==> inputs of build 27 <==
// core_top
module core_top (
	input clk,
	input clr,
	output rom_req,
	output [17:0] rom_addr,
	input [7:0] rom_data,
	output sram_req,
	output sram_we,
	output [18:0] sram_addr,
	output [7:0] sram_wdata,
	input [7:0] sram_rdata,
	input sram_done
	);
	wire reg_write_enable;
	wire[3:0] reg_read_index_1, reg_read_index_2, reg_write_index;
	wire[18:0] reg_write_data, reg_read_data_1, reg_read_data_2;
	Core _Core(.clk(clk),
			   .addr_to_sram(sram_addr),
			   .read_data_sram(sram_rdata),
			   .write_data(sram_wdata),
			   .write_enable(sram_we),
			   .sram_req(sram_req),
			   .rom_req(rom_req),
			   .addr_rom(rom_addr),
			   .read_data_rom(rom_data),
			   .sram_op_done(sram_done),
			   .clr(clr),
			   .reg_write_enable(reg_write_enable),
			   .reg_read_index_1(reg_read_index_1),
			   .reg_read_index_2(reg_read_index_2),
			   .reg_write_index(reg_write_index),
			   .reg_write_data(reg_write_data),
			   .reg_read_data_1(reg_read_data_1),
			   .reg_read_data_2(reg_read_data_2));
	Register_File _RegisterFile(.clk(clk),
							    .we(reg_write_enable),
							    .read_index_1(reg_read_index_1),
							    .read_index_2(reg_read_index_2),
							    .write_index(reg_write_index),
							    .write_data(reg_write_data),
							    .read_data_1(reg_read_data_1),
							    .read_data_2(reg_read_data_2));
endmodule
export LEC_CHECK = 0
export CAP_MARGIN = 20
export CORE_MARGIN = 2
export CORE_UTILIZATION = 32
export PLACE_DENSITY = 0.6
export SLEW_MARGIN = 20
create_clock -name core_clock -period 11.7 [get_ports {clk}]
run.sh (not shown) runs the stock make flow with config.mk's settings and CLKGATE_MAP_FILE=.
==> trial 47 (differences from build 27) <==
--- a/flow/config.mk
+++ b/flow/config.mk
@@ -8,5 +8,6 @@
 export CAP_MARGIN = 20
 export CORE_MARGIN = 2
-export CORE_UTILIZATION = 32
+export CORE_UTILIZATION = 70
 export PLACE_DENSITY = 0.6
+export SETUP_SLACK_MARGIN = -0.34
 export SLEW_MARGIN = 20
==> flow/constraint.sdc (replaced) <==
create_clock -name core_clock -period 4.95 [get_ports {clk}]
set_input_delay 0.9900 -clock core_clock [delete_from_list [all_inputs] [get_ports {clk}]]
set_output_delay 0.9900 -clock core_clock [all_outputs]
set_load 0.01 [all_outputs]
==> trial 33 (differences from build 27) <==
==> flow/config.mk (replaced) <==
export PLATFORM = sky130hd
export DESIGN_NAME = core_top
export DESIGN_NICKNAME = core_top
export VERILOG_FILES = /design/flow/design.v
export SDC_FILE = /design/flow/constraint.sdc
export NUM_CORES = 4
export LEC_CHECK = 0
export CAP_MARGIN = 10
export CELL_PAD_IN_SITES_DETAIL_PLACEMENT = 2
export CORE_MARGIN = 6
export CORE_UTILIZATION = 72
export CTS_CLUSTER_DIAMETER = 154
export GPL_ROUTABILITY_DRIVEN = 0
export HOLD_SLACK_MARGIN = 0.24
export MAX_ROUTING_LAYER = met5
export PLACE_DENSITY_LB_ADDON = 0.04
export SETUP_SLACK_MARGIN = 1.16
export SLEW_MARGIN = 35
export TNS_END_PERCENT = 65
==> flow/constraint.sdc (replaced) <==
create_clock -name core_clock -period 9.0 [get_ports {clk}]
set_input_delay 1.8000 -clock core_clock [delete_from_list [all_inputs] [get_ports {clk}]]
set_output_delay 1.8000 -clock core_clock [all_outputs]
set_load 0.01 [all_outputs]
==> flow_summary.json <==
{
  "die_area_um2": 39000,
  "status": "did not finish",
  "rows": 67,
  "core_region_area_um2": 33700,
  "lastStage": "3_5_place_dp",
  "die_h_um": 197,
  "error": "Error: detail_place.tcl, 38 bad optional access",
  "die_w_um": 197
}
The numbers above come from trial 33.

==> flow_summary.json <==
{
  "die_w_um": 192,
  "status": "did not finish",
  "rows": 68,
  "lastStage": "5_1_grt",
  "die_h_um": 192,
  "core_region_area_um2": 34700,
  "error": "[ERROR GRT-0116] Global routing finished with congestion. Check the congestion regions in the DRC Viewer."
}
The numbers above come from trial 47.

==> flow_summary.json <==
{
  "hold_buffers": 0,
  "rows": 101,
  "die_w_um": 282,
  "die_area_um2": 79600,
  "die_h_um": 282,
  "crit_path_end": "_Core.zero_flag",
  "ys_sh_adder_pct": 6.08,
  "status": "finished clean"
}
The numbers above come from build 27.

